==> flow/design.v <==
`timescale 1ns/1ps
module rotation #(
	parameter DSIZE		= 16
)(
	input				clock,
	input				rst_n,
	input [DSIZE-1:0]	idata,
	input [DSIZE-1:0]	comp,
	output[DSIZE-1:0]	odata,
	output				cmp_rel			 
);
reg [DSIZE-1:0]	data_reg;
always@(posedge clock,negedge rst_n)
	if(~rst_n)	data_reg	<= {DSIZE{1'b0}};
	else begin
		if(comp > idata)
				data_reg	<= idata;
		else	data_reg	<= idata - comp;
	end   
reg 			cmp_reg;
always@(posedge clock)
	cmp_reg		<= !(comp > idata);
assign	odata	= data_reg;
assign	cmp_rel	= cmp_reg;
endmodule
`timescale 1ns/1ps
module shift_add #(
	parameter	DSIZE	= 16,
	parameter	SNUM	= 0
)(
	input				clock	,
	input				en		,
	input [DSIZE-1:0]	X       ,
	input [DSIZE-1:0]	Y       ,
	output[DSIZE-1:0]	Z       
);
reg [DSIZE:0]		data;
always@(posedge clock)
	if(en)	data	<= X + (Y>>SNUM);
	else	data	<= X;
assign	Z = data[DSIZE]? {DSIZE{1'b1}} : data[DSIZE-1:0];
endmodule
`timescale 1ns/1ps
module shift_sub #(
	parameter	DSIZE	= 16,
	parameter	SNUM
)(
	input				clock	,
	input				en		,
	input [DSIZE-1:0]	X		,
	input [DSIZE-1:0]	Y		,
	output[DSIZE-1:0]	Z
);
reg [DSIZE:0]	data;
always@(posedge clock)
	if(en)	data	<= X - (Y>>SNUM);
	else	data	<= X;
assign	Z	= data[DSIZE]? {DSIZE{1'b0}} : data[DSIZE-1:0];
endmodule
`timescale 1ns/1ps
module collect_cos #(
	parameter		DSIZE	= 16,
	parameter		SEL		= 16
)(
	input				clock	,
	input				en		,
	input [DSIZE-1:0]	X		,
	output[DSIZE-1:0]	Y
);
localparam		CSIZE	= DSIZE;
localparam		COS_45_000		=  0.7071 * 2**CSIZE,      
                COS_26_565      =  0.8944 * 2**CSIZE,
                COS_14_036      =  0.9701 * 2**CSIZE,
                COS_7_1250      =  0.9923 * 2**CSIZE,
                COS_3_5763      =  0.9981 * 2**CSIZE,
                COS_1_7899      =  0.9995 * 2**CSIZE,
                COS_0_8952      =  0.9999 * 2**CSIZE,
                COS_0_4476      =  1.0000 * 2**CSIZE,
                COS_0_2238      =  1.0000 * 2**CSIZE,
                COS_0_1119      =  1.0000 * 2**CSIZE,
                COS_0_0560      =  1.0000 * 2**CSIZE,
                COS_0_0280      =  1.0000 * 2**CSIZE,
                COS_0_0140      =  1.0000 * 2**CSIZE,
                COS_0_0070      =  1.0000 * 2**CSIZE,
                COS_0_0035      =  1.0000 * 2**CSIZE,
                COS_0_0017      =  1.0000 * 2**CSIZE,
	            COS_0_0009	    =  1.0000 * 2**CSIZE;
wire [CSIZE:0]	cos_cf [16:0]	;
assign	cos_cf[ 0]	= COS_45_000		;
assign	cos_cf[ 1]	= COS_26_565		;
assign	cos_cf[ 2]	= COS_14_036		;
assign	cos_cf[ 3]	= COS_7_1250		;
assign	cos_cf[ 4]	= COS_3_5763		;
assign	cos_cf[ 5]	= COS_1_7899		;
assign	cos_cf[ 6]	= COS_0_8952		;
assign	cos_cf[ 7]	= COS_0_4476		;
assign	cos_cf[ 8]	= COS_0_2238		;
assign	cos_cf[ 9]	= COS_0_1119		;
assign	cos_cf[10]	= COS_0_0560		;
assign	cos_cf[11]	= COS_0_0280		;
assign	cos_cf[12]	= COS_0_0140		;
assign	cos_cf[13]	= COS_0_0070		;
assign	cos_cf[14]	= COS_0_0035		;
assign	cos_cf[15]	= COS_0_0017		;
assign	cos_cf[16]	= COS_0_0009		;
localparam [4:0]	SM = (SEL > 16)? 16 : SEL; 
reg [DSIZE+CSIZE-1:0]		mul_data;
always@(posedge clock)
	case(SM)
	5'd0	: mul_data	<= en? X * cos_cf[ 0]	: X << CSIZE ;
	5'd1    : mul_data	<= en? X * cos_cf[ 1]   : X << CSIZE ;
    5'd2    : mul_data	<= en? X * cos_cf[ 2]   : X << CSIZE ;
    5'd3    : mul_data	<= en? X * cos_cf[ 3]   : X << CSIZE ;
    5'd4    : mul_data	<= en? X * cos_cf[ 4]   : X << CSIZE ;
    5'd5    : mul_data	<= en? X * cos_cf[ 5]   : X << CSIZE ;
    5'd6    : mul_data	<= en? X * cos_cf[ 6]   : X << CSIZE ;
    5'd7    : mul_data	<= en? X * cos_cf[ 7]   : X << CSIZE ;
    5'd8    : mul_data	<= en? X * cos_cf[ 8]   : X << CSIZE ;
    5'd9    : mul_data	<= en? X * cos_cf[ 9]   : X << CSIZE ;
    5'd10   : mul_data	<= en? X * cos_cf[10]   : X << CSIZE ;
    5'd11   : mul_data	<= en? X * cos_cf[11]   : X << CSIZE ;
    5'd12   : mul_data	<= en? X * cos_cf[12]   : X << CSIZE ;
    5'd13   : mul_data	<= en? X * cos_cf[13]   : X << CSIZE ;
    5'd14   : mul_data	<= en? X * cos_cf[14]   : X << CSIZE ;
	5'd15   : mul_data	<= en? X * cos_cf[15]   : X << CSIZE ;
	5'd16   : mul_data	<= en? X * cos_cf[16]   : X << CSIZE ;  
	default : mul_data	<= X << DSIZE;
	endcase
assign	Y = mul_data[CSIZE+DSIZE-1-:DSIZE];
endmodule
`timescale 1ns/1ps
module sin_cos #(
	parameter	ASIZE	=	16,
	parameter	DSIZE	= 	16,
	parameter	RNUM	= 	16
)(
	input				clock 	,
	input [ASIZE-1:0]	angle   ,
	output[DSIZE-1:0]	cos		,
	output[DSIZE-1:0]	sin		
);
localparam	RSIZE	= (RNUM > 16)? 16 : RNUM;
localparam		Angle_45		= 45*2**     (1*ASIZE)	/90,			 
				Angle_26		= 26.5651*2**(1*ASIZE)	/90,       
				Angle_14		= 14.0362*2**(1*ASIZE)	/90,       
				Angle_7			= 7.1250*2** (1*ASIZE)	/90,        
				Angle_3			= 3.5763*2** (1*ASIZE)	/90,        
				Angle_1_7899	= 1.7899*2** (1*ASIZE)	/90,        
				Angle_0_8952	= 0.8952*2** (1*ASIZE)	/90,        
				Angle_0_4476	= 0.4476*2** (1*ASIZE)	/90,        
				Angle_0_2238	= 0.2238*2** (1*ASIZE)	/90,        
				Angle_0_1119	= 0.1119*2** (1*ASIZE)	/90,
				Angle_0_0560	= 0.0560*2** (1*ASIZE)	/90,
				Angle_0_0280	= 0.0280*2** (1*ASIZE)	/90,    	
                Angle_0_0140    = 0.0140*2** (1*ASIZE)	/90,
                Angle_0_0070    = 0.0070*2** (1*ASIZE)	/90,
                Angle_0_0035    = 0.0035*2** (1*ASIZE)	/90,
                Angle_0_0017    = 0.0017*2** (1*ASIZE)	/90,
                Angle_0_0009    = 0.0009*2** (1*ASIZE)	/90;
wire [ASIZE-1:0]	ANGLE [16:0];
assign	ANGLE [ 0]	= Angle_45				;    
assign	ANGLE [ 1]	= Angle_26	            ;
assign	ANGLE [ 2]	= Angle_14	            ;
assign	ANGLE [ 3]	= Angle_7		        ;
assign	ANGLE [ 4]	= Angle_3		        ;
assign	ANGLE [ 5]	= Angle_1_7899          ;
assign	ANGLE [ 6]	= Angle_0_8952          ;
assign	ANGLE [ 7]	= Angle_0_4476          ;
assign	ANGLE [ 8]	= Angle_0_2238          ;
assign	ANGLE [ 9]	= Angle_0_1119          ;
assign	ANGLE [10]	= Angle_0_0560          ;
assign	ANGLE [11]	= Angle_0_0280          ;
assign	ANGLE [12]	= Angle_0_0140          ;
assign	ANGLE [13]	= Angle_0_0070          ;
assign	ANGLE [14]	= Angle_0_0035          ;
assign	ANGLE [15]	= Angle_0_0017          ;
assign	ANGLE [16]	= Angle_0_0009          ;
wire[ASIZE-1:0]		angle_value	[RSIZE-1:0];
wire[ASIZE-1:0]		angle_rotate_result [RSIZE-1:0];	 
reg [RSIZE-1:0]		rotation_occure;
wire[RSIZE-1:0]		shift_en;			
assign	angle_value[0] = angle;
genvar II;
generate
for(II=0;II<RSIZE;II=II+1)begin:LOOP_BLOCK
rotation #(
	.DSIZE			(ASIZE)
)rotation_inst(
	.clock			(clock						),
	.rst_n          (1'b1						),
	.idata          (angle_value[II]			),
	.comp           (ANGLE[II]					),
	.odata          (angle_rotate_result[II]	),
	.cmp_rel		(shift_en[II]				)
);
if(II != (RSIZE-1))begin
assign	angle_value[II+1]	= angle_rotate_result[II];
end
end
endgenerate
wire[DSIZE:0]	xcoords_value 	[RSIZE-1:0];
wire[DSIZE:0]	ycoords_value	[RSIZE-1:0];
wire[DSIZE:0]	x_shift_result [RSIZE-1:0];
wire[DSIZE:0]	y_shift_result [RSIZE-1:0];
assign	xcoords_value[0]	= 1'b1<<DSIZE;
assign	ycoords_value[0]	= {DSIZE{1'b0}};
generate
for (II = 0;II<RSIZE;II=II+1)begin:SHIFT_BLOCK
shift_sub #(
	.DSIZE		(DSIZE+1		),
	.SNUM 		(II				)
)shift_sub_inst(
	.clock		(clock					),
	.en			(shift_en[II]           ),
	.X			(xcoords_value[II]          ),
	.Y			(ycoords_value[II]          ),
	.Z      	(x_shift_result[II]   )
);
shift_add #(
	.DSIZE		(DSIZE+1		),
	.SNUM 		(II				)
)shift_add_inst(
	.clock		(clock					),
	.en			(shift_en[II]           ),
	.X			(ycoords_value[II]          ),
	.Y			(xcoords_value[II]          ),
	.Z      	(y_shift_result[II]   )
);
if(II != (RSIZE-1))begin
assign	ycoords_value[II+1] = y_shift_result[II];
assign	xcoords_value[II+1]	= x_shift_result[II];
end
end
endgenerate
wire[DSIZE-1:0]		cos_coeff [RSIZE-1:0];
wire[DSIZE-1:0]		cos_coeff_result [RSIZE-1:0];
assign	cos_coeff[0]	= {DSIZE{1'b1}};
generate
for(II=0;II<RSIZE;II=II+1)begin:COS_COEFF_BLOCK
collect_cos #(
	.DSIZE			(DSIZE		),
	.SEL			(II			)
)collect_cos_inst(
	.clock			(clock					),
	.en				(shift_en[II]           ),
	.X				(cos_coeff[II]          ),
	.Y      		(cos_coeff_result[II]   )
);
if(II != (RSIZE-1))begin
assign	 cos_coeff[II+1] = cos_coeff_result[II];
end
end
endgenerate
reg [DSIZE+DSIZE:0]		X_reg,Y_reg;
always@(posedge clock)begin
	X_reg	<=  cos_coeff_result[RSIZE-1][DSIZE-1:0] *  x_shift_result[RSIZE-1][DSIZE-:(DSIZE+1)]; 
	Y_reg	<=  cos_coeff_result[RSIZE-1][DSIZE-1:0] *  y_shift_result[RSIZE-1][DSIZE-:(DSIZE+1)]; 
end
assign	cos	= X_reg[DSIZE+DSIZE-1-:DSIZE];
assign	sin	= Y_reg[DSIZE+DSIZE-1-:DSIZE];
endmodule
==> flow/run.sh <==
#!/bin/bash
# the make line also repeats each setting of config.mk as NAME=value (left out here)
make -C /OpenROAD-flow-scripts/flow DESIGN_CONFIG=/design/flow/config.mk WORK_HOME=/design/flow/orfs CLKGATE_MAP_FILE= finish
==> flow/config.mk <==
export PLATFORM = sky130hd
export DESIGN_NAME = sin_cos
export DESIGN_NICKNAME = sin_cos
export VERILOG_FILES = /design/flow/design.v
export SDC_FILE = /design/flow/constraint.sdc
export NUM_CORES = 4
export LEC_CHECK = 0
export CAP_MARGIN = 20
export CORE_MARGIN = 2
export CORE_UTILIZATION = 72
export CTS_CLUSTER_DIAMETER = 170
export SLEW_MARGIN = 20
==> flow/constraint.sdc <==
create_clock -name core_clock -period 5.7 [get_ports {clock}]
set_input_delay 1.1400 -clock core_clock [delete_from_list [all_inputs] [get_ports {clock}]]
set_output_delay 1.1400 -clock core_clock [all_outputs]
set_load 0.01 [all_outputs]
==> results.ini, run 1 <==
[detailed_routing]
initialDrtViolationCount = 3665
detail_route.vias_per_cell = 5.720
dr.pass1.iters = 6
route.detailed.wl_per_inst_um = 18.57
postRouteAntennaNets = 0
post-route-drc-count = 0
routed-via-count = 59130
drt_wl_total_um = 191900

[worst_setup_path]
timing.critical_path.slowest_stage_cell = fa_1
cell_family_with_most_cp_delay = adder cells
timing.reg2reg.setup_slack_ns = -0.62
cp.depth = 23
worst-path-buf-inv = 6
rr_worst_depth = 23
timing.critical_path.from_type = register
worstPathArrival_ns = 6.93
crit_reg_reg_endpoint = X_reg[30]
r2r-start = SHIFT_BLOCK[15].shift_sub_inst.data[17]
required_time_at_the_worst_slack_endpoint_ns = 6.31
worst-setup-path-type = register to register
startpoint = SHIFT_BLOCK[15].shift_sub_inst.data[17]
crit_fanout = 6
path_cells = buf_12 > nor2b_4 > buf_6 > nand2_2 > fa_1 > fa_1 > inv_1 > fa_1 > fa_1 > fa_1 > inv_1 > fa_1 > inv_2 > ha_4 > o21a_1 > a21oi_4 > a211o_1 > a21oi_4 > o2111ai_4 > a21oi_4 > buf_6 > nor3_2 > xnor2_1
critPathCapture = X_reg[30]
crit_path_end_kind = register
most_numerous_cell_on_the_critical_path = fa_1
worst_path_largest_cell_delay_ns = 0.54

[global_route]
grt_max_degree = 59
antenna_found_initial = 3
global_route.usage.total = 0.3409
grt_residual_overflow = 0
first_pass_grt_wire_length_um = 309400
grt_pass1_vias = 62750

[logic_synthesis]
edf_count = 0
post-synth-top-count-cell = inv_1
synthXorXnorAreaFrac = 0.05489
synthCells = 8368
synth_adder_area_share = 0.3773
synth_flops = 970
yosys.area.top_type = dfxtp_1
post_synth_main_area_contributors = dfxtp_1, fa_1, ha_1
compound_area_frac = 0.08841
synth.mux.area_fraction = 0.01703
post_synth_num_cell_types = 99
ys_chip_area_um2 = 79140
seq_area_frac_synth = 0.2454
synth_warnings = 354
synth_area_per_cell_um2 = 9.458
async_reset_ff_frac = 0
top_logic_kind = adder cells
top_cells_by_count = inv_1, dfxtp_1, fa_1, ha_1, nand2_1
synthesis.area_um2 = 79140
synthFlopType = dfxtp_1
synth.yosys.num_cells = 8368
yosys.area_share.simple = 0.1401
synth.top_cell.area_share = 0.2454

[timing]
hold_viol = 0
max_freq_mhz = 158.3
fin_skew_ns = 0.08712
clock_period_minus_final_worst_setup_slack_ns = 6.319
max_slew.worst_pin.slew_ns = 1.179
grt_setup_unrepaired = yes
final_max_slew_viol_count = 0
setup_slack_ns = -0.6189
min_period_over_period = 1.109
max-slew-margin-rel = 0.2040
timing.final.setup_violations = 53

[finish]
syn2layout_area_growth_pct = 14.11
postLayoutCellArea_um2 = 90300
n_fill_cell = 6488
final_net_count = 10690
layout.core_utilization = 0.8284
layout.area.seq_um2 = 19480
multiInputGateArea_um2 = 55200

[clocking]
tritoncts = done
clock_tree.buffer_depth = 3
numCtsBuffers = 103
clkTransAtPathRegs_ns = 0.07
worst_skew_pair.late_latency_ns = 0.76
clock-root-buffer = clkbuf_16
clock_sinks = 970
cts_max_level = 3

[floorplanning]
die_h_um = 335.5
boundaryPins = 49
core_util_floorplan = 0.7260
fp.coreArea_um2 = 109000
chip_area_um2 = 112600
floorplan.die.width_um = 335.5
fp-row-count = 121

[run_status]
failed_checks = negative setup slack
run_status = complete, but fails checks

[run]
stage_log_warnings = 86
max_cap_violations = 0

[min_path]
min_path_type = register to register
hp-start = COS_COEFF_BLOCK[13].collect_cos_inst.mul_data[21]
worst_hold_path.endpoint = COS_COEFF_BLOCK[14].collect_cos_inst.mul_data[21]
worstHoldPathCells = 0

[place]
hpwl_dp_um = 144600
routabilityCongestion = 0.9265
post-place-ws_ns = -0.6469
portBuffers = 48
postPlaceCellArea_um2 = 84580

==> layer usage <==
layer  vias to the layer above  track usage  share of wire
met4                         2       0.1573          0.053
met3                       652      0.03967          0.051
met1                     28760       0.4169           0.40
li1                      27810            -              -
met5                         -            0       0.000042
met2                      1901       0.6026           0.50
==> timing repair <==
item	4_1_cts	5_1_grt
setup buffers	40	36
cloned	3	0
setup endpoints to repair	61	93
pin swaps	124	147
resized	190	198
hold buffers	0	0
==> layout make-up <==
| class | count | area share |
|---|---|---|
| inverter | 1400 | 0.05830 |
| timing repair buffer | 569 | 0.05455 |
| clock buffer | 135 | 0.03190 |
| tap | 1414 | 0.01959 |
| antenna | 2 | 0.00005542 |
| multi-input combinational | 5794 | 0.6112 |
| clock inverter | 52 | 0.008646 |
| sequential | 970 | 0.2157 |
==> stage by stage <==
stage	setup TNS (ns)	instances	hold slack, ns
global placement	-8.565	10080	0.3096
CTS	-10.70	10300	0.2775
floorplan	-1.023	8376	0.3096
detailed placement	-14.76	10080	0.3121
finish	-15.47	10340	0.2573
global route	-24.23	10340	0.2660
==> run 2: changes to the inputs <==
- CELL_PAD_IN_SITES_GLOBAL_PLACEMENT: unset -> 1
- CORE_MARGIN: 2 -> 9
- CORE_UTILIZATION: 72 -> 40
- CTS_CLUSTER_DIAMETER: 170 -> 295
- CTS_CLUSTER_SIZE: unset -> 25
- GPL_ROUTABILITY_DRIVEN: unset -> 0
- GPL_TIMING_DRIVEN: unset -> 1
- PLACE_DENSITY_LB_ADDON: unset -> 0.25
- TNS_END_PERCENT: unset -> 80
- clock period: 5.7 -> 3.75 ns (I/O delays scaled with it)
==> run 2 against run 1 <==
Effect of this change:
- the layout still fails its checks (negative setup slack)
- non-clock buffer count up 397
- sequential cell count unchanged
- final cell count up 14%
- hold slack better by 0.045 ns
==> results.ini, run 2 <==
[floorplanning]
die_h_um = 462.8
boundaryPins = 49
floorplan.die.width_um = 462.8
chip_area_um2 = 214200
fp-row-count = 162
core_util_floorplan = 0.4042
fp.coreArea_um2 = 195800

[logic_synthesis]
synthXorXnorAreaFrac = 0.05489
compound_area_frac = 0.08841
post_synth_main_area_contributors = dfxtp_1, fa_1, ha_1
yosys.area_share.simple = 0.1401
synth.yosys.num_cells = 8368
synthesis.area_um2 = 79140
synthCells = 8368
synthFlopType = dfxtp_1
synth_area_per_cell_um2 = 9.458
synth_flops = 970
top_logic_kind = adder cells
edf_count = 0
synth_warnings = 354
post-synth-top-count-cell = inv_1
yosys.area.top_type = dfxtp_1
synth_adder_area_share = 0.3773
synth.mux.area_fraction = 0.01703
ys_chip_area_um2 = 79140
seq_area_frac_synth = 0.2454
synth.top_cell.area_share = 0.2454
post_synth_num_cell_types = 99
top_cells_by_count = inv_1, dfxtp_1, fa_1, ha_1, nand2_1
async_reset_ff_frac = 0

[place]
post-place-ws_ns = -2.494
portBuffers = 48
hpwl_dp_um = 158600

[global_route]
grt_busiest_layer = met2
gr-usage-met3 = 0.01339
antenna_found_initial = 5
groute.layer.met2.usage = 0.3271
groute.layer.met1.usage = 0.2183
grt_residual_overflow = 0
global_route.usage.total = 0.1742
grt_pass1_vias = 60960
first_pass_grt_wire_length_um = 310900
grt_max_degree = 43

[detailed_routing]
route.detailed.wl_per_inst_um = 15.85
drt_wl_total_um = 187200
routed-via-count = 56910
post-route-drc-count = 0
postRouteAntennaNets = 0
dr.pass1.iters = 7
detail_route.vias_per_cell = 4.820
initialDrtViolationCount = 2387

[worst_setup_path]
cell_family_with_most_cp_delay = adder cells
startpoint = SHIFT_BLOCK[15].shift_add_inst.data[17]
rr_worst_depth = 22
crit_fanout = 10
worst_path_largest_cell_delay_ns = 0.57
r2r-start = SHIFT_BLOCK[15].shift_add_inst.data[17]
worst-setup-path-type = register to register
required_time_at_the_worst_slack_endpoint_ns = 4.37
timing.reg2reg.setup_slack_ns = -2.26
most_numerous_cell_on_the_critical_path = fa_1
critPathCapture = Y_reg[28]
crit_path_end_kind = register
worstPathArrival_ns = 6.63
timing.critical_path.slowest_stage_cell = or4b_4
cp.depth = 22
worst-path-buf-inv = 6
crit_reg_reg_endpoint = Y_reg[28]
timing.critical_path.from_type = register
path_cells = buf_6 > or2_4 > and2_4 > fa_1 > inv_1 > fa_2 > fa_1 > inv_1 > fa_2 > fa_1 > inv_1 > fa_1 > inv_2 > ha_4 > nand2_2 > or4b_4 > a211oi_4 > or4b_4 > a31oi_4 > o21ai_2 > buf_4 > xor2_1

[timing]
hold_viol = 0
max_freq_mhz = 166.3
finalSetupTns_ns = -190.13
timing.final.setup_violations = 112
final_max_slew_viol_count = 0
min_period_over_period = 1.603
clock_period_minus_final_worst_setup_slack_ns = 6.013
grt_setup_unrepaired = yes
setup_slack_ns = -2.263
max-slew-margin-rel = 0.3924
fin_skew_ns = 0.04116
max_slew.worst_pin.slew_ns = 0.9095

[clocking]
cts_max_level = 2
clock_tree.buffer_depth = 3
worst_skew_pair.late_latency_ns = 0.70
clock-root-buffer = clkbuf_16
tritoncts = done
numCtsBuffers = 44
clock_sinks = 970
clkTransAtPathRegs_ns = 0.11

[run_status]
failed_checks = negative setup slack
run_status = complete, but fails checks

[finish]
n_fill_cell = 18710
layout.core_utilization = 0.4742
syn2layout_area_growth_pct = 17.32
final_net_count = 11030

[min_path]
hp-start = COS_COEFF_BLOCK[10].collect_cos_inst.mul_data[16]
worst_hold_path.endpoint = COS_COEFF_BLOCK[11].collect_cos_inst.mul_data[16]
min_path_type = register to register
worstHoldPathCells = 0

[run]
stage_log_warnings = 84
max_cap_violations = 0

==> run 2: timing repair <==
action / 4_1_cts / 5_1_grt
gates resized: 236 / 145
cloned: 1 / 0
setup buffers: 53 / 29
hold buffers: 0 / 0
setup endpoints to repair: 112 / 112
pin swaps: 148 / 106
==> run 2: layer usage <==
metal,wire length (µm),vias to the layer above
li1,-,28380
met1,82800,27750
met2,96410,600
met3,4246,183
met4,3716,0
met5,0,-
==> run 2: layout make-up <==
| type | instances | area (µm²) | share of cell area |
|---|---|---|---|
| Clock buffer | 50 | 1144 | 0.01232 |
| Antenna cell | 1 | 2.502 | 0.00002695 |
| Inverter | 1400 | 5286 | 0.05693 |
| Multi-Input combinational cell | 5793 | 55660 | 0.5995 |
| Timing Repair Buffer | 966 | 7895 | 0.08503 |
| Tap cell | 2624 | 3283 | 0.03536 |
| Clock inverter | 3 | 70.07 | 0.0007546 |
| Sequential cell | 970 | 19510 | 0.2101 |
==> run 2: per-stage QoR <==
| step | instance area [µm²] | cells | hold slack [ns] |
|---|---|---|---|
| 3_5_place_dp | 89430 | 11680 | 0.3121 |
| 2_1_floorplan | 80220 | 8376 | 0.3096 |
| 4_1_cts | 92160 | 11790 | 0.3070 |
| 3_3_place_gp | 89430 | 11680 | 0.3097 |
| 5_1_grt | 92850 | 11810 | 0.3170 |
| 6_report | 92850 | 11810 | 0.3018 |
==> run 3: changes to the inputs <==
- CELL_PAD_IN_SITES_GLOBAL_PLACEMENT: 1 -> unset
- CORE_MARGIN: 9 -> 2
- CTS_CLUSTER_DIAMETER: 295 -> unset
- CTS_CLUSTER_SIZE: 25 -> unset
- GPL_ROUTABILITY_DRIVEN: 0 -> unset
- GPL_TIMING_DRIVEN: 1 -> unset
- PLACE_DENSITY_LB_ADDON: 0.25 -> unset
- SETUP_SLACK_MARGIN: unset -> 0.04
- TNS_END_PERCENT: 80 -> unset
- clock period: 3.75 -> 6.3 ns (I/O delays scaled with it)
==> run 3 against run 2 <==
Effect of this change:
- now clean on timing, DRC and antenna
- global-route usage rose by 0.11 points
- synthesized cell count did not move
- area after synthesis unchanged
- core utilization is 2.4 points lower
- critical path depth stayed put
- first-iteration DRC count grew 6.7%
- count of clock-buffer cells in the layout grew 82
- final cell count shrank 4.2%
- hold slack got worse by 0.031 ns
- largest cell class unchanged
==> results.ini, run 3 <==
[run_status]
run_status = timing/DRC/antenna clean

[logic_synthesis]
post_synth_num_cell_types = 99
yosys.area.top_type = dfxtp_1
synthCells = 8368
synthesis.area_um2 = 79140
top_cells_by_count = inv_1, dfxtp_1, fa_1, ha_1, nand2_1
synth.yosys.num_cells = 8368
post-synth-top-count-cell = inv_1
synth.mux.area_fraction = 0.01703
synthFlopType = dfxtp_1
compound_area_frac = 0.08841
seq_area_frac_synth = 0.2454
post_synth_main_area_contributors = dfxtp_1, fa_1, ha_1
synth_adder_area_share = 0.3773
synth_area_per_cell_um2 = 9.458
yosys.area_share.simple = 0.1401
synthXorXnorAreaFrac = 0.05489
ys_chip_area_um2 = 79140
async_reset_ff_frac = 0
edf_count = 0
synth.top_cell.area_share = 0.2454
synth_warnings = 354
top_logic_kind = adder cells
synth_flops = 970

[detailed_routing]
initialDrtViolationCount = 2547
dr.pass1.iters = 6
post-route-drc-count = 0
detail_route.vias_per_cell = 4.892
route.detailed.wl_per_inst_um = 15.54
drt_wl_total_um = 175900
routed-via-count = 55360
antenna_cells_inserted = 0
postRouteAntennaNets = 0

[timing]
finalSetupTns_ns = 0
min_period_over_period = 0.9810
clock_period_minus_final_worst_setup_slack_ns = 6.180
timing.final.setup_violations = 0
max-slew-margin-rel = 0.2714
max_slew.worst_pin.slew_ns = 1.079
hold_viol = 0
grt_setup_unrepaired = yes
final_max_slew_viol_count = 0
fin_skew_ns = 0.06985
max_freq_mhz = 161.8

[clocking]
cts_max_level = 3
tritoncts = done
clock-root-buffer = clkbuf_16
clock_sinks = 970
worst_skew_pair.late_latency_ns = 0.74
numCtsBuffers = 104
clock_tree.buffer_depth = 3
clkTransAtPathRegs_ns = 0.06

[worst_setup_path]
r2r-start = SHIFT_BLOCK[15].shift_add_inst.data[17]
rr_worst_depth = 22
worstPathArrival_ns = 6.84
crit_reg_reg_endpoint = Y_reg[28]
required_time_at_the_worst_slack_endpoint_ns = 6.96
worst-path-buf-inv = 6
cp.depth = 22
worst-setup-path-type = register to register
path_cells = buf_8 > or2_4 > and2_4 > fa_1 > inv_1 > fa_1 > fa_1 > inv_1 > fa_1 > fa_1 > inv_1 > fa_1 > inv_2 > ha_4 > nand2_4 > or4b_4 > a211oi_4 > or4b_4 > a31oi_4 > o21ai_2 > buf_4 > xor2_1
timing.reg2reg.setup_slack_ns = 0.12
timing.critical_path.slowest_stage_cell = or4b_4
crit_path_end_kind = register
most_numerous_cell_on_the_critical_path = fa_1
cell_family_with_most_cp_delay = adder cells
critPathCapture = Y_reg[28]
worst_path_largest_cell_delay_ns = 0.57
startpoint = SHIFT_BLOCK[15].shift_add_inst.data[17]
crit_fanout = 7
timing.critical_path.from_type = register

[floorplanning]
fp.coreArea_um2 = 197000
core_util_floorplan = 0.4017
fp-row-count = 163
floorplan.die.width_um = 448.8
die_h_um = 448.8
chip_area_um2 = 201400
boundaryPins = 49

[global_route]
first_pass_grt_wire_length_um = 293000
grt_pass1_vias = 58610
grt_max_degree = 59
grt_residual_overflow = 0
antenna_found_initial = 2
global_route.usage.total = 0.1753

[place]
portBuffers = 48
routabilityCongestion = 0.8787
hpwl_dp_um = 144900

[min_path]
hp-start = COS_COEFF_BLOCK[10].collect_cos_inst.mul_data[28]
worst_hold_path.endpoint = COS_COEFF_BLOCK[11].collect_cos_inst.mul_data[28]
min_path_type = register to register
worstHoldPathCells = 0

[run]
stage_log_warnings = 84
max_cap_violations = 0

[finish]
n_fill_cell = 18820
syn2layout_area_growth_pct = 12.15
layout.core_utilization = 0.4505
final_net_count = 10440

[run 3: through the flow]
stage               instance area (µm²)  cells  setup WS (ns)  hold slack (ns)
global placement                  84000  11080        -0.2928           0.3095
global route                      88760  11320       -0.06693           0.2737
CTS                               87860  11280        0.03622           0.2572
detailed placement                84000  11080        -0.3654           0.3121
finish                            88760  11320         0.1199           0.2705
floorplan                         79190   8376       -0.02830           0.3096
[run 3: layout make-up]
type | count | area [µm²] | share of cell area
clock buffers | 132 | 2879 | 0.03244
clock inverters | 62 | 903.4 | 0.01018
inverters | 1400 | 5255 | 0.05921
multi-input cells | 5793 | 54260 | 0.6113
flip-flops and latches | 970 | 19440 | 0.2191
well taps | 2640 | 3303 | 0.03722
repair buffers | 319 | 2714 | 0.03058
[run 3: repair_timing]
action,in CTS,in global routing
gates resized,26,148
pin swaps,3,76
buffers inserted,0,39
setup endpoints to repair,18,45
hold buffers,0,0
[run 3: metal layers]
metal	wire [µm]	track usage
met3	4834	0.02110
met1	77290	0.2169
met2	88990	0.3199
met5	0	0
met4	4764	0.04645
==> run 4: changes to the inputs <==
- ABC_AREA: unset -> 0
- CAP_MARGIN: 20 -> 30
- CELL_PAD_IN_SITES_GLOBAL_PLACEMENT: unset -> 1
- CORE_MARGIN: 2 -> 9
- CORE_UTILIZATION: 40 -> 41
- CTS_CLUSTER_SIZE: unset -> 96
- GPL_ROUTABILITY_DRIVEN: unset -> 0
- SETUP_SLACK_MARGIN: 0.04 -> unset
- TNS_END_PERCENT: unset -> 90
- clock period: 6.3 -> 7.66 ns (I/O delays scaled with it)
==> run 4 against run 3 <==
Effect of this change:
- first-iteration DRC count fell by 18%
- cell area is 2.9% lower
- count of clock-buffer cells in the layout up 17
- sequential share of layout area rose by 0.62 points
- highest routed layer unchanged
==> results.ini, run 4 <==
[logic_synthesis]
synth_adder_area_share = 0.3773
synth.mux.area_fraction = 0.01703
synth_flops = 970
seq_area_frac_synth = 0.2454
compound_area_frac = 0.08841
synth_area_per_cell_um2 = 9.458
top_cells_by_count = inv_1, dfxtp_1, fa_1, ha_1, nand2_1
synthFlopType = dfxtp_1
async_reset_ff_frac = 0
yosys.area.top_type = dfxtp_1
synthCells = 8368
synthesis.area_um2 = 79140
post_synth_num_cell_types = 99
top_logic_kind = adder cells
synth.yosys.num_cells = 8368
post-synth-top-count-cell = inv_1
ys_chip_area_um2 = 79140
post_synth_main_area_contributors = dfxtp_1, fa_1, ha_1
yosys.area_share.simple = 0.1401
synth.top_cell.area_share = 0.2454
synth_warnings = 354
synthXorXnorAreaFrac = 0.05489
edf_count = 0

[worst_setup_path]
worst-setup-path-type = register to register
worst-path-buf-inv = 3
timing.critical_path.from_type = register
path_cells = or2_2 > nand2_1 > fa_1 > fa_1 > fa_1 > fa_1 > inv_1 > fa_1 > inv_1 > fa_1 > inv_1 > ha_1 > nand2_1 > or4b_2 > a211oi_1 > or4b_1 > a31oi_1 > o21ai_1 > a21oi_1 > xnor2_1
most_numerous_cell_on_the_critical_path = fa_1
worstPathArrival_ns = 7.71
crit_fanout = 22
startpoint = SHIFT_BLOCK[15].shift_add_inst.data[17]
required_time_at_the_worst_slack_endpoint_ns = 8.27
worst_path_largest_cell_delay_ns = 0.74
crit_path_end_kind = register
cell_family_with_most_cp_delay = adder cells
critPathCapture = Y_reg[29]
timing.critical_path.slowest_stage_cell = dfxtp_1
timing.reg2reg.setup_slack_ns = 0.56
r2r-start = SHIFT_BLOCK[15].shift_add_inst.data[17]
crit_reg_reg_endpoint = Y_reg[29]
cp.depth = 20
rr_worst_depth = 20

[timing]
max-slew-margin-rel = 0.3975
finalSetupTns_ns = 0
clock_period_minus_final_worst_setup_slack_ns = 7.099
fin_skew_ns = 0.04741
max_freq_mhz = 140.9
grt_setup_unrepaired = no
hold_viol = 0
final_max_slew_viol_count = 0
max_slew.worst_pin.slew_ns = 0.8921
min_period_over_period = 0.9268
timing.final.setup_violations = 0

[finish]
multiInputGateArea_um2 = 53680
layout.core_utilization = 0.4514
layout.area.seq_um2 = 19420
final_net_count = 10250
syn2layout_area_growth_pct = 8.926
n_fill_cell = 18610

[clocking]
cts_max_level = 3
cts-hold-fix-buffers = 0
clkTransAtPathRegs_ns = 0.06
clock-root-buffer = clkbuf_16
post-cts-setup-buffer-count = 0
worst_skew_pair.late_latency_ns = 0.75
cts.repair.resized = 0
tritoncts = done
clock_tree.buffer_depth = 3
clock_sinks = 970
numCtsBuffers = 111

[min_path]
worstHoldPathCells = 0
worst_hold_path.endpoint = COS_COEFF_BLOCK[15].collect_cos_inst.mul_data[20]
hp-start = COS_COEFF_BLOCK[14].collect_cos_inst.mul_data[20]
min_path_type = register to register

[detailed_routing]
route.top_layer_used = met4
wl_met1_um = 84720
routed-via-count = 54180
route.met3.wl_um = 4837
initialDrtViolationCount = 2078
dr.pass1.iters = 5
met2RoutedLength_um = 92840
antenna_cells_inserted = 0
postRouteAntennaNets = 0
drt_wl_total_um = 187700
detail_route.vias_per_cell = 4.929
post-route-drc-count = 0
route.detailed.wl_per_inst_um = 17.08

[global_route]
first_pass_grt_wire_length_um = 310100
grt_residual_overflow = 0
antenna_found_initial = 2
grt_pass1_vias = 57800
grt_max_degree = 59
global_route.usage.total = 0.1808

[floorplanning]
boundaryPins = 49
floorplan.die.width_um = 457.3
fp.coreArea_um2 = 191000
die_h_um = 457.3
chip_area_um2 = 209200
core_util_floorplan = 0.4144
fp-row-count = 160

[run_status]
run_status = timing/DRC/antenna clean

[place]
portBuffers = 48
hpwl_dp_um = 154400

[run]
max_cap_violations = 0
stage_log_warnings = 81

run 4: final cells by class:
| class | count | share of cell area |
|---|---|---|
| inverter | 1400 | 0.06096 |
| clock inverter | 51 | 0.006618 |
| clock buffer | 149 | 0.03623 |
| tap | 2511 | 0.03645 |
| multi-input combinational | 5793 | 0.6226 |
| timing repair buffer | 118 | 0.01181 |
| sequential | 970 | 0.2253 |
run 4: per-stage QoR:
| stage | instances | hold slack, ns | area, µm² | setup slack, ns |
|---|---|---|---|---|
| CTS | 10990 | 0.2953 | 86210 | 0.5628 |
| detailed placement | 10790 | 0.3121 | 82510 | 0.6133 |
| floorplan | 8376 | 0.3096 | 79170 | 1.051 |
| finish | 10990 | 0.2946 | 86210 | 0.5605 |
| global placement | 10790 | 0.3097 | 82510 | 0.7576 |
| global route | 10990 | 0.3023 | 86210 | 0.06390 |
run 4: routing by layer:
| layer | up-vias | global-route usage |
|---|---|---|
| met4 | 0 | 0.05108 |
| li1 | 26920 | - |
| met2 | 645 | 0.3217 |
| met3 | 225 | 0.01871 |
| met1 | 26390 | 0.2323 |
| met5 | - | 0 |
==> run 5: changes to the inputs <==
- ABC_AREA: 0 -> unset
- CAP_MARGIN: 30 -> 20
- CELL_PAD_IN_SITES_GLOBAL_PLACEMENT: 1 -> unset
- CORE_MARGIN: 9 -> 2
- CORE_UTILIZATION: 41 -> 57
- GPL_ROUTABILITY_DRIVEN: 0 -> unset
- TNS_END_PERCENT: 90 -> unset
- clock period: 7.66 -> 5.33 ns (I/O delays scaled with it)
==> run 5 against run 4 <==
Effect of this change:
- critical path type unchanged
- via count is 5.9% higher
- global-route usage is 8.8 points higher
- first-iteration DRC count rose by 33%
- the layout now fails its checks (negative setup slack)
- count of clock-buffer cells in the layout is 1 lower
- setup slack got worse by 1.3 ns
- final cell count is 0.64% lower
- area after synthesis unchanged
- cell area up 8.1%
- synthesized cell count is the same
==> results.ini, run 5 <==
[detailed_routing]
detail_route.vias_per_cell = 5.254
postRouteAntennaNets = 0
route.detailed.wl_per_inst_um = 17.04
routed-via-count = 57390
post-route-drc-count = 0
initialDrtViolationCount = 2761
drt_wl_total_um = 186100
dr.pass1.iters = 8

[finish]
postLayoutCellArea_um2 = 93170
layout.core_utilization = 0.6768
n_fill_cell = 11190
syn2layout_area_growth_pct = 17.73
final_net_count = 10890

[min_path]
hp-start = COS_COEFF_BLOCK[9].collect_cos_inst.mul_data[22]
worst_hold_path.endpoint = COS_COEFF_BLOCK[10].collect_cos_inst.mul_data[22]
min_path_type = register to register
worstHoldPathCells = 0

[logic_synthesis]
synthXorXnorAreaFrac = 0.05489
synthesis.area_um2 = 79140
synth.yosys.num_cells = 8368
top_logic_kind = adder cells
ys_chip_area_um2 = 79140
yosys.area_share.simple = 0.1401
compound_area_frac = 0.08841
seq_area_frac_synth = 0.2454
synth_adder_area_share = 0.3773
synth_area_per_cell_um2 = 9.458
synthFlopType = dfxtp_1
synth_warnings = 354
post_synth_main_area_contributors = dfxtp_1, fa_1, ha_1
edf_count = 0
synth.mux.area_fraction = 0.01703
async_reset_ff_frac = 0
top_cells_by_count = inv_1, dfxtp_1, fa_1, ha_1, nand2_1
synth.top_cell.area_share = 0.2454
synth_flops = 970
synthCells = 8368
yosys.area.top_type = dfxtp_1
post_synth_num_cell_types = 99
post-synth-top-count-cell = inv_1

[floorplanning]
chip_area_um2 = 141800
fp-row-count = 136
boundaryPins = 49
die_h_um = 376.6
core_util_floorplan = 0.5749
floorplan.die.width_um = 376.6
fp.coreArea_um2 = 137700

[worst_setup_path]
crit_fanout = 6
worst-setup-path-type = register to register
critPathCapture = X_reg[29]
cp.depth = 23
worst-path-buf-inv = 6
crit_reg_reg_endpoint = X_reg[29]
path_cells = buf_8 > buf_6 > nor2b_4 > buf_12 > nand2_4 > fa_1 > fa_1 > inv_2 > fa_1 > fa_1 > fa_1 > inv_2 > fa_1 > inv_2 > ha_4 > o21a_1 > a21oi_4 > a211o_1 > a21oi_4 > o2111ai_4 > a21boi_2 > o21ai_1 > a211oi_1
cell_family_with_most_cp_delay = adder cells
required_time_at_the_worst_slack_endpoint_ns = 5.98
timing.critical_path.slowest_stage_cell = fa_1
most_numerous_cell_on_the_critical_path = fa_1
timing.reg2reg.setup_slack_ns = -0.75
startpoint = SHIFT_BLOCK[15].shift_sub_inst.data[17]
timing.critical_path.from_type = register
rr_worst_depth = 23
worst_path_largest_cell_delay_ns = 0.55
r2r-start = SHIFT_BLOCK[15].shift_sub_inst.data[17]
worstPathArrival_ns = 6.74
crit_path_end_kind = register

[clocking]
cts_max_level = 3
cts-hold-fix-buffers = 0
clkTransAtPathRegs_ns = 0.07
clock-root-buffer = clkbuf_16
worst_skew_pair.late_latency_ns = 0.73
tritoncts = done
clock_tree.buffer_depth = 3
clock_sinks = 970
numCtsBuffers = 104

[global_route]
grt_pass1_vias = 60350
grt_residual_overflow = 0
antenna_found_initial = 4
grt_max_degree = 43
global_route.usage.total = 0.2692
first_pass_grt_wire_length_um = 306500

[timing]
max_slew.worst_pin.slew_ns = 0.9864
finalSetupTns_ns = -30.17
clock_period_minus_final_worst_setup_slack_ns = 6.083
timing.final.setup_violations = 77
final.hold.worst_slack_ns = 0.3076
final_max_slew_viol_count = 0
hold_viol = 0
max_freq_mhz = 164.4
fin_skew_ns = 0.06715
grt_setup_unrepaired = yes
setup_slack_ns = -0.7528
min_period_over_period = 1.141
max-slew-margin-rel = 0.3410

[run_status]
failed_checks = negative setup slack
run_status = complete, but fails checks

[place]
hpwl_dp_um = 152300
portBuffers = 48
routabilityCongestion = 0.8995
postPlaceCellArea_um2 = 86790

[run]
stage_log_warnings = 86
max_cap_violations = 0

-- run 5: area by class of cell --
class	count	area, µm²	share of cell area
Antenna cell	2	5.005	0.00005371
Clock buffer	148	3048	0.03271
Clock inverter	43	608.1	0.006526
Inverter	1400	5281	0.05668
Multi-Input combinational cell	5794	55940	0.6004
Sequential cell	970	19490	0.2092
Tap cell	1794	2245	0.02409
Timing Repair Buffer	771	6551	0.07031
-- run 5: routing by layer --
layer  GRT usage  vias up  wire [µm]
li1            -    28230          -
met1      0.3388    27860      81130
met2      0.4825      980      92870
met3     0.03300      309       6338
met4     0.07985        2       5712
met5           0        -         13
-- run 5: timing repair --
item                                    4_1_cts  5_1_grt
hold endpoints to repair                      0        0
pin swaps                                   127      165
endpoints found under the setup margin       91       98
gates resized                               248      195
buffers inserted                             50       45
gates cloned                                  2        1
-- run 5: stage by stage --
stage               std cells  worst slack (ns)
floorplan                8376           -0.6839
global placement        10640           -0.9825
detailed placement      10640            -1.023
CTS                     10880           -0.7575
global route            10920            -1.017
finish                  10920           -0.7528
==> run 6: changes to the inputs <==
- ABC_AREA: unset -> 1
- CORE_UTILIZATION: 57 -> 72
- CTS_CLUSTER_DIAMETER: unset -> 170
- CTS_CLUSTER_SIZE: 96 -> unset
- SLEW_MARGIN: 20 -> 5
- clock period: 5.33 -> 5.42 ns (I/O delays scaled with it)
==> run 6 against run 5 <==
Effect of this change:
- the layout still fails its checks (negative setup slack)
- register-to-register slack better by 0.32 ns
- sequential cell count unchanged
- sequential share of layout area fell by 0.95 points
- hold slack better by 0.0080 ns
- die area shrank 13%
- count of clock-buffer cells in the layout down 18
- non-clock buffer count fell by 313
- cell area rose by 4.6%
- first-iteration DRC count rose to 2.8 times the previous value
- largest cell class unchanged
==> results.ini, run 6 <==
[worst_setup_path]
worst-path-buf-inv = 7
crit_fanout = 8
timing.reg2reg.setup_slack_ns = -0.43
r2r-start = SHIFT_BLOCK[15].shift_sub_inst.data[17]
required_time_at_the_worst_slack_endpoint_ns = 6.04
worstPathArrival_ns = 6.48
cp.depth = 23
crit_reg_reg_endpoint = X_reg[31]
worst_path_largest_cell_delay_ns = 0.55
cell_family_with_most_cp_delay = adder cells
crit_path_end_kind = register
timing.critical_path.slowest_stage_cell = fa_1
worst-setup-path-type = register to register
path_cells = inv_6 > buf_4 > nand2_1 > clkinv_1 > buf_6 > nand2_1 > fa_1 > fa_1 > inv_1 > fa_1 > inv_1 > fa_1 > inv_1 > ha_1 > ha_1 > ha_1 > nand2_1 > nor3_1 > nand2_1 > nor2_1 > nand2_2 > nand3b_1 > nand2_1
startpoint = SHIFT_BLOCK[15].shift_sub_inst.data[17]
critPathCapture = X_reg[31]
most_numerous_cell_on_the_critical_path = nand2_1
timing.critical_path.from_type = register
rr_worst_depth = 23

[clocking]
cts-hold-fix-buffers = 0
clock_sinks = 970
numCtsBuffers = 101
clock_tree.buffer_depth = 3
clkTransAtPathRegs_ns = 0.08
cts_max_level = 3
worst_skew_pair.late_latency_ns = 0.76
tritoncts = done
clock-root-buffer = clkbuf_16

[finish]
n_fill_cell = 7761
final_net_count = 13460
syn2layout_area_growth_pct = 12.51

[floorplanning]
boundaryPins = 49
fp.coreArea_um2 = 119700
core_util_floorplan = 0.7239
die_h_um = 350.8
floorplan.die.width_um = 350.8
fp-row-count = 127
chip_area_um2 = 123100

[logic_synthesis]
yosys.area.top_type = dfxtp_1
edf_count = 0
synthXorXnorAreaFrac = 0.04136
synthesis.area_um2 = 86620
synth.yosys.num_cells = 11210
synthFlopType = dfxtp_1
post_synth_num_cell_types = 66
yosys.area_share.simple = 0.2224
synth_flops = 970
post_synth_main_area_contributors = dfxtp_1, fa_1, ha_1
synth.mux.area_fraction = 0.0002600
seq_area_frac_synth = 0.2242
top_logic_kind = adder cells
synth.top_cell.area_share = 0.2242
post-synth-top-count-cell = nand2_1
compound_area_frac = 0.05401
async_reset_ff_frac = 0
synth_area_per_cell_um2 = 7.725
synthCells = 11210
synth_warnings = 354
ys_chip_area_um2 = 86620
top_cells_by_count = nand2_1, inv_1, nor2_1, dfxtp_1, fa_1
synth_adder_area_share = 0.3447

[timing]
min_period_over_period = 1.080
fin_skew_ns = 0.07479
max_slew.worst_pin.slew_ns = 0.9820
clock_period_minus_final_worst_setup_slack_ns = 5.852
max_freq_mhz = 170.9
final_max_slew_viol_count = 0
finalSetupTns_ns = -3.342
max-slew-margin-rel = 0.3434
grt_setup_unrepaired = yes
timing.final.setup_violations = 16
setup_slack_ns = -0.4318
hold_viol = 0

[detailed_routing]
postRouteAntennaNets = 0
dr.pass1.iters = 11
routed-via-count = 75560
post-route-drc-count = 0
initialDrtViolationCount = 7607
drt_wl_total_um = 247000
route.detailed.wl_per_inst_um = 18.56
detail_route.vias_per_cell = 5.676

[global_route]
grt_residual_overflow = 0
first_pass_grt_wire_length_um = 380300
antenna_found_initial = 5
grt_pass1_vias = 76470
global_route.usage.total = 0.3872
grt_max_degree = 47

[min_path]
worst_hold_path.endpoint = COS_COEFF_BLOCK[8].collect_cos_inst.mul_data[16]
hp-start = COS_COEFF_BLOCK[7].collect_cos_inst.mul_data[16]
worstHoldPathCells = 0
min_path_type = register to register

[place]
portBuffers = 48
routabilityCongestion = 1.003
hpwl_dp_um = 189700

[run]
max_cap_violations = 0
stage_log_warnings = 86

[run_status]
failed_checks = negative setup slack
run_status = complete, but fails checks

==> run 6: per-layer routing <==
layer  vias to the layer above  routed length (µm)  track usage  part of all wire
met2                      3811              117600       0.6683              0.48
met1                     35580               91080       0.4569              0.37
li1                      34990                   -            -                 -
met4                         8               16970       0.2170             0.069
met5                         -                  99            0           0.00040
met3                      1163               21290      0.06758             0.086
==> run 6: stage by stage <==
step,worst slack (ns),hold slack [ns],util,area [µm²],cells
after floorplan,0.01164,0.3096,-,86650,11220
after global placement,-0.04604,0.3097,0.7633,91330,13070
after detailed placement,-0.1505,0.3121,0.7633,91330,13070
after CTS,-0.002124,0.3226,0.7952,95150,13260
after global routing,-0.6533,0.3293,0.8144,97440,13310
final,-0.4318,0.3156,0.8145,97460,13310
==> run 6: area by class of cell <==
cell class | instances | area (µm²) | area share
antenna | 6 | 15.01 | 0.0001541
clock buffer | 130 | 2766 | 0.02839
clock inverter | 56 | 859.6 | 0.008820
inverter | 2390 | 9010 | 0.09245
multi-input combinational | 7689 | 59310 | 0.6086
sequential | 970 | 19460 | 0.1997
tap | 1612 | 2017 | 0.02070
timing repair buffer | 458 | 4006 | 0.04111
timing repair inverter | 1 | 7.507 | 0.00007703
==> run 6: what timing repair did <==
action,4_1_cts,5_1_grt
setup buffers,3,44
gates resized,61,548
gates cloned,1,1
pin swaps,14,177
setup endpoints to repair,29,100
==> run 7: changes to the inputs <==
- ABC_AREA: 1 -> unset
- MAX_ROUTING_LAYER: unset -> met4
- PLACE_DENSITY_LB_ADDON: unset -> 0.01
- SETUP_SLACK_MARGIN: unset -> 1.69
- SLEW_MARGIN: 5 -> 20
- clock period: 5.42 -> 5.7 ns (I/O delays scaled with it)
==> run 7 against run 6 <==
Effect of this change:
- the layout still fails its checks (negative setup slack)
- global-route usage fell by 4.0 points
- highest routed layer is now met4
- setup slack got worse by 0.0055 ns
- maximum frequency fell by 4.7%
- sequential cell count did not move
- routed wire length fell by 21%
- largest cell class unchanged
- synthesized cell count fell by 25%
==> results.ini, run 7 <==
[run_status]
run_status = complete, but fails checks
failed_checks = negative setup slack

[finish]
final_net_count = 10660
syn2layout_area_growth_pct = 14.95
layout.core_utilization = 0.8346

[logic_synthesis]
synthCells = 8368
post-synth-top-count-cell = inv_1
synth.mux.area_fraction = 0.01703
seq_area_frac_synth = 0.2454
synth.top_cell.area_share = 0.2454
compound_area_frac = 0.08841
top_cells_by_count = inv_1, dfxtp_1, fa_1, ha_1, nand2_1
ys_chip_area_um2 = 79140
async_reset_ff_frac = 0
synth_flops = 970
synth_warnings = 354
top_logic_kind = adder cells
yosys.area_share.simple = 0.1401
yosys.area.top_type = dfxtp_1
post_synth_num_cell_types = 99
synthXorXnorAreaFrac = 0.05489
synthFlopType = dfxtp_1
edf_count = 0
synth_area_per_cell_um2 = 9.458
synth.yosys.num_cells = 8368
post_synth_main_area_contributors = dfxtp_1, fa_1, ha_1
synthesis.area_um2 = 79140
synth_adder_area_share = 0.3773

[worst_setup_path]
timing.critical_path.from_type = register
worst_path_largest_cell_delay_ns = 0.53
worst-setup-path-type = register to register
cell_family_with_most_cp_delay = adder cells
worstPathArrival_ns = 6.71
path_cells = buf_6 > or2_4 > buf_4 > and2_1 > fa_1 > inv_1 > fa_1 > fa_1 > inv_1 > fa_1 > fa_1 > inv_1 > fa_1 > inv_1 > ha_1 > nand4_1 > buf_4 > nor2_1 > a21oi_2 > nand4_1 > nand2_4 > o311ai_4 > a41oi_2 > xnor2_1
crit_reg_reg_endpoint = Y_reg[30]
timing.critical_path.slowest_stage_cell = fa_1
required_time_at_the_worst_slack_endpoint_ns = 6.27
critPathCapture = Y_reg[30]
crit_fanout = 10
rr_worst_depth = 24
startpoint = SHIFT_BLOCK[15].shift_add_inst.data[17]
timing.reg2reg.setup_slack_ns = -0.44
cp.depth = 24
most_numerous_cell_on_the_critical_path = fa_1
worst-path-buf-inv = 7
crit_path_end_kind = register
r2r-start = SHIFT_BLOCK[15].shift_add_inst.data[17]

[timing]
fin_skew_ns = 0.05358
max-slew-margin-rel = 0.3513
max_slew.worst_pin.slew_ns = 0.9720
grt_setup_unrepaired = yes
setup_slack_ns = -0.4373
hold_viol = 0
min_period_over_period = 1.077
clock_period_minus_final_worst_setup_slack_ns = 6.137
max_freq_mhz = 162.9
timing.final.setup_violations = 53
final_max_slew_viol_count = 0

[min_path]
hp-start = COS_COEFF_BLOCK[9].collect_cos_inst.mul_data[19]
worst_hold_path.endpoint = COS_COEFF_BLOCK[10].collect_cos_inst.mul_data[19]
worstHoldPathCells = 0
min_path_type = register to register

[clocking]
worst_skew_pair.late_latency_ns = 0.71
cts-hold-fix-buffers = 0
numCtsBuffers = 102
clkTransAtPathRegs_ns = 0.06
clock_tree.buffer_depth = 3
cts_max_level = 3
clock_sinks = 970
tritoncts = done
clock-root-buffer = clkbuf_16

[floorplanning]
chip_area_um2 = 112600
boundaryPins = 49
core_util_floorplan = 0.7260
fp.coreArea_um2 = 109000
floorplan.die.width_um = 335.5
fp-row-count = 121
die_h_um = 335.5

[detailed_routing]
post-route-drc-count = 0
postRouteAntennaNets = 0
antenna_cells_inserted = 0
initialDrtViolationCount = 3830
dr.pass1.iters = 7
drt_wl_total_um = 194600
route.detailed.wl_per_inst_um = 18.87
detail_route.vias_per_cell = 5.767
routed-via-count = 59450

[place]
portBuffers = 48
hpwl_dp_um = 145100
routabilityCongestion = 0.9423
post-place-ws_ns = -0.6207

[run]
max_cap_violations = 0
stage_log_warnings = 84

[global_route]
antenna_found_initial = 1
grt_pass1_vias = 62020
grt_residual_overflow = 0
grt_max_degree = 49
global_route.usage.total = 0.3472
first_pass_grt_wire_length_um = 306100

==> run 7: final cells by class <==
class / count / area [µm²]
timing repair buffer: 539 / 4755
fill: 6262 / 18030
clock inverter: 64 / 769.5
inverter: 1400 / 5286
tap: 1414 / 1769
clock buffer: 129 / 2888
multi-input combinational: 5793 / 55970
sequential: 970 / 19540
==> run 7: per-layer routing <==
metal / share of wire / wire (µm) / track usage
met1: 0.39 / 76470 / 0.4066
met5: 0 / 0 / -
met2: 0.51 / 98860 / 0.6055
met4: 0.051 / 10000 / 0.1495
met3: 0.047 / 9237 / 0.03823
==> run 7: stage by stage <==
step | cells | instance area (µm²) | hold WS (ns) | TNS (ns)
finish | 10310 | 90970 | 0.3055 | -9.729
detailed placement | 10010 | 84630 | 0.3121 | -11.43
global placement | 10010 | 84630 | 0.3099 | -8.106
global route | 10310 | 90970 | 0.3069 | -20.09
CTS | 10250 | 89800 | 0.3095 | -6.919
floorplan | 8376 | 80280 | 0.3096 | -1.035
==> run 7: what timing repair did <==
item	in CTS	in global routing
setup endpoints to repair	112	114
gates cloned	2	0
pin swaps	130	117
gates resized	266	163
buffers inserted	46	56
==> run 8: changes to the inputs <==
- CELL_PAD_IN_SITES_DETAIL_PLACEMENT: unset -> 1
- CELL_PAD_IN_SITES_GLOBAL_PLACEMENT: unset -> 1
- CORE_MARGIN: 2 -> 9
- CORE_UTILIZATION: 72 -> 49
- CTS_CLUSTER_DIAMETER: 170 -> 295
- CTS_CLUSTER_SIZE: unset -> 25
- GPL_ROUTABILITY_DRIVEN: unset -> 0
- GPL_TIMING_DRIVEN: unset -> 1
- HOLD_SLACK_MARGIN: unset -> 0.11
- MAX_ROUTING_LAYER: met4 -> unset
- PLACE_DENSITY_LB_ADDON: 0.01 -> unset
- SETUP_SLACK_MARGIN: 1.69 -> unset
- TNS_END_PERCENT: unset -> 80
- clock period: 5.7 -> 3.75 ns (I/O delays scaled with it)
==> run 8 against run 7 <==
Effect of this change:
- cell area is 2.3% higher
- clock skew is 0.0016 ns higher
- critical path depth is 2 higher
- still fails the layout checks on negative setup slack
==> results.ini, run 8 <==
[run_status]
run_status = complete, but fails checks
failed_checks = negative setup slack

[detailed_routing]
routed-via-count = 58740
post-route-drc-count = 0
detail_route.vias_per_cell = 5.154
initialDrtViolationCount = 2107
drt_wl_total_um = 211100
route.detailed.wl_per_inst_um = 18.52
dr.pass1.iters = 5
postRouteAntennaNets = 0

[timing]
max-slew-margin-rel = 0.4643
fin_skew_ns = 0.05515
max_slew.worst_pin.slew_ns = 0.7924
hold_viol = 0
clock_period_minus_final_worst_setup_slack_ns = 6.269
max_freq_mhz = 159.5
final.hold.worst_slack_ns = 0.3006
final_max_slew_viol_count = 0
grt_setup_unrepaired = yes
min_period_over_period = 1.672
timing.final.setup_violations = 112
setup_slack_ns = -2.519

[clocking]
cts_max_level = 2
worst_skew_pair.late_latency_ns = 0.70
tritoncts = done
clock_tree.buffer_depth = 3
clock_sinks = 970
clock-root-buffer = clkbuf_16
clkTransAtPathRegs_ns = 0.12
numCtsBuffers = 44

[global_route]
groute.layer.met2.usage = 0.4418
antenna_found_initial = 1
global_route.usage.total = 0.2404
grt_residual_overflow = 0
grt_busiest_layer = met2
gr-usage-met3 = 0.01605
grt_pass1_vias = 66070
grt_max_degree = 43
first_pass_grt_wire_length_um = 345600
groute.layer.met1.usage = 0.3004

[worst_setup_path]
timing.reg2reg.setup_slack_ns = -2.52
worstPathArrival_ns = 6.86
timing.critical_path.slowest_stage_cell = fa_2
rr_worst_depth = 26
most_numerous_cell_on_the_critical_path = fa_1
required_time_at_the_worst_slack_endpoint_ns = 4.34
worst-setup-path-type = register to register
timing.critical_path.from_type = register
r2r-start = SHIFT_BLOCK[15].shift_add_inst.data[17]
startpoint = SHIFT_BLOCK[15].shift_add_inst.data[17]
cell_family_with_most_cp_delay = adder cells
critPathCapture = Y_reg[31]
crit_fanout = 6
crit_reg_reg_endpoint = Y_reg[31]
worst_path_largest_cell_delay_ns = 0.55
cp.depth = 26
crit_path_end_kind = register
worst-path-buf-inv = 9

[place]
hpwl_dp_um = 176200
place_inst = 11250
portBuffers = 48

[logic_synthesis]
synth_warnings = 354
post_synth_num_cell_types = 99
yosys.area_share.simple = 0.1401
synth_flops = 970
seq_area_frac_synth = 0.2454
synth.mux.area_fraction = 0.01703
top_cells_by_count = inv_1, dfxtp_1, fa_1, ha_1, nand2_1
synthXorXnorAreaFrac = 0.05489
synth_adder_area_share = 0.3773
synthCells = 8368
yosys.area.top_type = dfxtp_1
synth.yosys.num_cells = 8368
synth_area_per_cell_um2 = 9.458
synthesis.area_um2 = 79140
post-synth-top-count-cell = inv_1
top_logic_kind = adder cells
edf_count = 0
async_reset_ff_frac = 0
synth.top_cell.area_share = 0.2454
synthFlopType = dfxtp_1
compound_area_frac = 0.08841
post_synth_main_area_contributors = dfxtp_1, fa_1, ha_1
ys_chip_area_um2 = 79140

[floorplanning]
fp-row-count = 147
boundaryPins = 49
floorplan.die.width_um = 419.9
die_h_um = 419.9
chip_area_um2 = 176300
fp.coreArea_um2 = 160600
core_util_floorplan = 0.4929

[finish]
layout.core_utilization = 0.5798
layoutNonFillerInstCount = 11400
syn2layout_area_growth_pct = 17.64
n_fill_cell = 18050
final_net_count = 11080

[run]
stage_log_warnings = 86
max_cap_violations = 0

[min_path]
min_path_type = register to register
worstHoldPathCells = 0
hp-start = COS_COEFF_BLOCK[10].collect_cos_inst.mul_data[22]
worst_hold_path.endpoint = COS_COEFF_BLOCK[11].collect_cos_inst.mul_data[22]

## run 8: area by class of cell
class                           count  area [µm²]  area share
Antenna cell                        1       2.502  0.00002688
Clock buffer                       48        1126     0.01210
Clock inverter                      4       75.07   0.0008064
Inverter                         1400        5289     0.05681
Multi-Input combinational cell   5794       55990      0.6014
Sequential cell                   970       19510      0.2096
Tap cell                         2160        2703     0.02903
Timing Repair Buffer             1021        8403     0.09026
## run 8: timing repair
item,4_1_cts,5_1_grt
gates resized,259,218
buffers inserted,66,58
endpoints found under the setup margin,112,112
pin swaps,168,215
hold buffers,0,0
gates cloned,1,0
## run 8: metal layers
metal,vias up,part of all wire
met5,-,0
met4,0,0.034
met2,484,0.51
met1,29540,0.44
li1,28460,-
met3,265,0.016
## run 8: through the flow
stage / setup TNS, ns / setup slack (ns) / instance area [µm²]
global placement: -200.75 / -2.608 / 89170
finish: -206.84 / -2.519 / 93100
CTS: -204.35 / -2.473 / 91930
floorplan: -166.35 / -2.264 / 80220
detailed placement: -211.23 / -2.684 / 89170
global route: -226.07 / -2.633 / 93100
